==> inputs of lagoon <==
==> flow/design.v (excerpt) <==
module CLOCK_TOP( 
	   SEG0, SEG1, SEG2, SEG3, SEG4, SEG5, SEG6, SEG7, LED, BUZ_OUT,
	   CLK50M, KEY1, KEY2, KEY3, SW0, SW1, SW2, SW3, SW4, SW5, KNOCK,
	   SENSOR, ROT_A, ROT_B
	   );
export LEC_CHECK = 0
export ABC_AREA = 1
export CAP_MARGIN = 30
export CORE_MARGIN = 3
export CORE_UTILIZATION = 67
export CTS_CLUSTER_SIZE = 93
export MAX_ROUTING_LAYER = met4
export MIN_ROUTING_LAYER = met1
export SETUP_SLACK_MARGIN = 0.86
export SLEW_MARGIN = 20
export TNS_END_PERCENT = 65
create_clock -name core_clock -period 7.25 [get_ports {CLK50M}]
run.sh (not shown) runs the stock make flow with config.mk's settings and CLKGATE_MAP_FILE=.
==> zinc (differences from lagoon) <==
- CAP_MARGIN: 30 -> 20
- CORE_MARGIN: 3 -> 2
- CORE_UTILIZATION: 67 -> 72
- CTS_CLUSTER_SIZE: 93 -> not set
- MAX_ROUTING_LAYER: met4 -> not set
- MIN_ROUTING_LAYER: met1 -> not set
- SETUP_SLACK_MARGIN: 0.86 -> not set
- TNS_END_PERCENT: 65 -> not set
==> flow/constraint.sdc (replaced) <==
create_clock -name core_clock -period 30.1 [get_ports {CLK50M}]
set_input_delay 6.0200 -clock core_clock [delete_from_list [all_inputs] [get_ports {CLK50M}]]
set_output_delay 6.0200 -clock core_clock [all_outputs]
set_load 0.01 [all_outputs]
==> quartz (differences from lagoon) <==
- ABC_AREA: 1 -> not set
- CAP_MARGIN: 30 -> 20
- CORE_MARGIN: 3 -> 2
- CORE_UTILIZATION: 67 -> 65
- CTS_CLUSTER_SIZE: 93 -> not set
- MAX_ROUTING_LAYER: met4 -> not set
- MIN_ROUTING_LAYER: met1 -> not set
- SETUP_SLACK_MARGIN: 0.86 -> 3.28
- TNS_END_PERCENT: 65 -> 5
==> flow/constraint.sdc (replaced) <==
create_clock -name core_clock -period 16.2 [get_ports {CLK50M}]
set_input_delay 3.2400 -clock core_clock [delete_from_list [all_inputs] [get_ports {CLK50M}]]
set_output_delay 3.2400 -clock core_clock [all_outputs]
set_load 0.01 [all_outputs]
==> qor summary <==
metric                                                                              zinc                   quartz                   lagoon
Overall die area                                                              30,200 µm²               30,900 µm²               33,100 µm²
Worst Path Arrival                                                               3.90 ns                  4.23 ns                  3.86 ns
Growth of design area from synthesis to finish                                     11.1%                    11.5%                    11.6%
Area occupied by multi-input gates                                            11,200 µm²               10,600 µm²               11,200 µm²
Last weighted congestion value of the routability-driven placer                    0.952                    0.883                    0.953
Cell row count                                                                        62                       62                       63
Routing usage on met2                                                              63.4%                    49.7%                    52.2%
Via-to-Cell Ratio                                                                   5.98                     6.24                     5.77
Metal2 WL                                                                      26,900 µm                22,000 µm                24,300 µm
Die H                                                                             174 µm                   176 µm                   182 µm
Setup clock skew after layout                                                  0.0176 ns                0.0139 ns                0.0141 ns
DR vias                                                                           20,400                   16,400                   19,700
Result of the run                                                complete, no violations  complete, no violations  complete, no violations
Power dissipated in sequential cells                                            0.421 mW                 0.785 mW                  1.75 mW
Smallest hold slack                                                             0.266 ns                 0.338 ns                 0.181 ns
Total Wirelength                                                               53,600 µm                44,700 µm                49,600 µm
Slew at the pin with the worst max-slew slack                                   0.983 ns                 0.999 ns                 0.836 ns
Initial antenna violation count                                                        0                        1                        0
Proportion of power drawn by flip-flops and latches                                48.7%                    48.8%                    47.9%
Inserted Clock Buffers                                                                34                       36                       36
Slowest stage delay, CP                                                          0.81 ns                  0.82 ns                  0.93 ns


==> inputs of job 1573 <==
Starting RTL as in the previous note.
clock: 5.34 ns
lec_check: 0
abc_area: 0
cap_margin: 35
core_margin: 4
core_utilization: 69
cts_cluster_size: 36
min_routing_layer: met2
place_density: 0.65
setup_slack_margin: 1.21
slew_margin: 20
==> inputs of job 2245, as changes to job 1573 <==
==> flow/config.mk (replaced) <==
export PLATFORM = sky130hd
export DESIGN_NAME = CLOCK_TOP
export DESIGN_NICKNAME = CLOCK_TOP
export VERILOG_FILES = /design/flow/design.v
export SDC_FILE = /design/flow/constraint.sdc
export NUM_CORES = 4
export LEC_CHECK = 0
export CAP_MARGIN = 20
export CORE_MARGIN = 2
export CORE_UTILIZATION = 40
export SETUP_SLACK_MARGIN = 1.02
export SLEW_MARGIN = 20
==> flow/constraint.sdc (replaced) <==
create_clock -name core_clock -period 8.31 [get_ports {CLK50M}]
set_input_delay 1.6620 -clock core_clock [delete_from_list [all_inputs] [get_ports {CLK50M}]]
set_output_delay 1.6620 -clock core_clock [all_outputs]
set_load 0.01 [all_outputs]
==> inputs of job 2963, as changes to job 1573 <==
==> flow/config.mk (replaced) <==
export PLATFORM = sky130hd
export DESIGN_NAME = CLOCK_TOP
export DESIGN_NICKNAME = CLOCK_TOP
export VERILOG_FILES = /design/flow/design.v
export SDC_FILE = /design/flow/constraint.sdc
export NUM_CORES = 4
export LEC_CHECK = 0
export ABC_AREA = 1
export CAP_MARGIN = 20
export CELL_PAD_IN_SITES_DETAIL_PLACEMENT = 2
export CORE_MARGIN = 5
export CORE_UTILIZATION = 29
export HOLD_SLACK_MARGIN = 0.02
export MIN_ROUTING_LAYER = met2
export PLACE_DENSITY = 0.53
export SETUP_SLACK_MARGIN = 0.21
export SLEW_MARGIN = 20
==> flow/constraint.sdc (replaced) <==
create_clock -name core_clock -period 5.9 [get_ports {CLK50M}]
set_input_delay 1.1800 -clock core_clock [delete_from_list [all_inputs] [get_ports {CLK50M}]]
set_output_delay 1.1800 -clock core_clock [all_outputs]
set_load 0.01 [all_outputs]
==> comparison table <==
                                                                                   job 2963                  job 2245                          job 1573
Mux share                                                                                0%                     5.26%                             5.26%
Count of buffers added by post-CTS timing repair for setup                                0                         0                                 7
Result of the run                                          no timing/DRC/antenna violations  no timing/DRC/antenna violations  no timing/DRC/antenna violations
Final clock-cell share                                                                5.53%                     5.39%                             5.12%
Max transition margin                                                                 27.8%                     30.6%                             31.9%
Cell area after synthesis                                                      0.0208 sq mm              0.0192 sq mm                      0.0192 sq mm
Worst path slowest cell                                            sky130_fd_sc_hd__dfrtp_4  sky130_fd_sc_hd__mux2i_1  sky130_fd_sc_hd__clkdlybuf4s50_1
Fraction of synthesized cell area taken by the top area cell type                     34.5%                     37.3%                             37.3%
Placement-stage worst setup slack                                                   1460 ps                   3680 ps                           1170 ps
Tally of filler cells in the layout                                                    8323                      4483                              1838
Power share of the clock group                                                        54.1%                     50.3%                             49.2%
Layout clock buffer count                                                                63                        59                                53
Post-synthesis cell type count                                                           58                        88                                88
Non-clk bufs                                                                            101                       102                               113


==> build 60 <==
Starting RTL as in the previous note.
clock: 12.3 ns
lec_check: 0
abc_area: 1
cap_margin: 35
core_aspect_ratio: 1.86
core_margin: 9
core_utilization: 32
cts_cluster_size: 93
hold_slack_margin: 0.07
max_routing_layer: met5
min_routing_layer: met1
place_density: 0.39
setup_slack_margin: 0.86
slew_margin: 20
tns_end_percent: 10
==> trial 32 (differences from build 60) <==
- ABC_AREA: 1 -> 0
- CAP_MARGIN: 35 -> 30
- MAX_ROUTING_LAYER: met5 -> met4
==> build 58 (differences from build 60) <==
- CAP_MARGIN: 35 -> 20
- CELL_PAD_IN_SITES_DETAIL_PLACEMENT: not set -> 2
- CORE_ASPECT_RATIO: 1.86 -> not set
- CORE_MARGIN: 9 -> 5
- CORE_UTILIZATION: 32 -> 40
- CTS_CLUSTER_SIZE: 93 -> not set
- HOLD_SLACK_MARGIN: 0.07 -> not set
- MAX_ROUTING_LAYER: met5 -> not set
- MIN_ROUTING_LAYER: met1 -> met2
- PLACE_DENSITY: 0.39 -> 0.53
- SETUP_SLACK_MARGIN: 0.86 -> not set
- TNS_END_PERCENT: 10 -> not set
==> flow/constraint.sdc (replaced) <==
create_clock -name core_clock -period 20.0 [get_ports {CLK50M}]
set_input_delay 4.0000 -clock core_clock [delete_from_list [all_inputs] [get_ports {CLK50M}]]
set_output_delay 4.0000 -clock core_clock [all_outputs]
set_load 0.01 [all_outputs]
==> build 25 (differences from build 60) <==
- CAP_MARGIN: 35 -> 20
- CELL_PAD_IN_SITES_DETAIL_PLACEMENT: not set -> 1
- CORE_ASPECT_RATIO: 1.86 -> 1.02
- CTS_CLUSTER_SIZE: 93 -> 62
- GPL_ROUTABILITY_DRIVEN: not set -> 0
- HOLD_SLACK_MARGIN: 0.07 -> not set
- MIN_ROUTING_LAYER: met1 -> not set
- PLACE_DENSITY: 0.39 -> 0.82
- SETUP_SLACK_MARGIN: 0.86 -> 0.53
- TNS_END_PERCENT: 10 -> 50
==> flow/constraint.sdc (replaced) <==
create_clock -name core_clock -period 8.28 [get_ports {CLK50M}]
set_input_delay 1.6560 -clock core_clock [delete_from_list [all_inputs] [get_ports {CLK50M}]]
set_output_delay 1.6560 -clock core_clock [all_outputs]
set_load 0.01 [all_outputs]
==> results <==
                                                                          build 60                 build 25                 trial 32                 build 58
Number of cells produced by synthesis                                         2924                     2924                     2186                     2924
Internal power                                                             1.74 mW                  2.53 mW                  1.70 mW                  1.14 mW
Logic area                                                               11200 µm²                11200 µm²                10600 µm²                11200 µm²
Part of the total power dissipated in the clock network                      52.9%                    52.3%                    51.7%                    57.0%
Critical path depth                                                             12                       11                        8                        8
Setup WS post-layout                                                       5750 ps                  2370 ps                  5430 ps                 11510 ps
DRT met1 WL                                                               23800 µm                 28900 µm                 21500 µm                     0 µm
Area share of the largest cell type after synthesis                          34.5%                    34.5%                    37.3%                    34.5%
Status                                                     complete, no violations  complete, no violations  complete, no violations  complete, no violations
Average cell area after synthesis                                         7.10 µm²                 7.10 µm²                 8.77 µm²                 7.10 µm²
Reg area                                                                  7880 µm²                 7880 µm²                 7880 µm²                 7880 µm²
Number of inverters outside the clock class in the layout                      365                      365                       81                      365
Post-Place Worst Slack                                                     6260 ps                  3070 ps                  5940 ps                 12390 ps


==> run a <==
Starting RTL as in the previous note.
clock: 4.62 ns
lec_check: 0
abc_area: 0
cap_margin: 30
core_margin: 2
core_utilization: 72
cts_cluster_size: 80
max_routing_layer: met4
min_routing_layer: met1
place_density_lb_addon: 0.01
setup_slack_margin: 1.34
slew_margin: 20
tns_end_percent: 65
==> inputs of run b, as changes to run a <==
==> flow/config.mk (replaced) <==
export PLATFORM = sky130hd
export DESIGN_NAME = CLOCK_TOP
export DESIGN_NICKNAME = CLOCK_TOP
export VERILOG_FILES = /design/flow/design.v
export SDC_FILE = /design/flow/constraint.sdc
export NUM_CORES = 4
export LEC_CHECK = 0
export CAP_MARGIN = 20
export CORE_MARGIN = 2
export CORE_UTILIZATION = 61
export SLEW_MARGIN = 20
==> flow/constraint.sdc (replaced) <==
create_clock -name core_clock -period 8.72 [get_ports {CLK50M}]
set_input_delay 1.7440 -clock core_clock [delete_from_list [all_inputs] [get_ports {CLK50M}]]
set_output_delay 1.7440 -clock core_clock [all_outputs]
set_load 0.01 [all_outputs]
==> inputs of run c, as changes to run a <==
==> flow/config.mk (replaced) <==
export PLATFORM = sky130hd
export DESIGN_NAME = CLOCK_TOP
export DESIGN_NICKNAME = CLOCK_TOP
export VERILOG_FILES = /design/flow/design.v
export SDC_FILE = /design/flow/constraint.sdc
export NUM_CORES = 4
export LEC_CHECK = 0
export CAP_MARGIN = 20
export CORE_ASPECT_RATIO = 0.89
export CORE_MARGIN = 2
export CORE_UTILIZATION = 72
export CTS_CLUSTER_DIAMETER = 28
export CTS_CLUSTER_SIZE = 15
export HOLD_SLACK_MARGIN = -0.09
export PLACE_DENSITY_LB_ADDON = 0.27
export SETUP_SLACK_MARGIN = 1.31
export SLEW_MARGIN = 20
==> qor summary <==
metric	run c	run b	run a
Run status	aborted with a tool error	no timing/DRC/antenna violations	no timing/DRC/antenna violations
Stage where the flow stopped	global routing	-	-
Max FO, Critical Path	-	51	7
Detail-routed via count per cell	-	6.09	6.98
Setup WS post-layout	-	3.16 ns	1.07 ns
Accumulated negative setup slack	-	0 ns	0 ns
Chip width	177 um	181 um	167 um
Multi-input combinational area share	-	0.493	0.491
Instance area after placement	20300 um2	20200 um2	20300 um2
Power share of the sequential group	-	0.483	0.480
Setup crit start kind	-	flop	flop
Reg2Reg Depth	-	9	9
Floorplan core density	0.730	0.623	0.734
Fin cells	-	2642	2670
Power density normalized to cell area	-	141 nW/um2	253 nW/um2
Biggest area consumer among cell classes	-	combinational gates	combinational gates
No activity file was given, so power comes from the tool's default toggle rates.
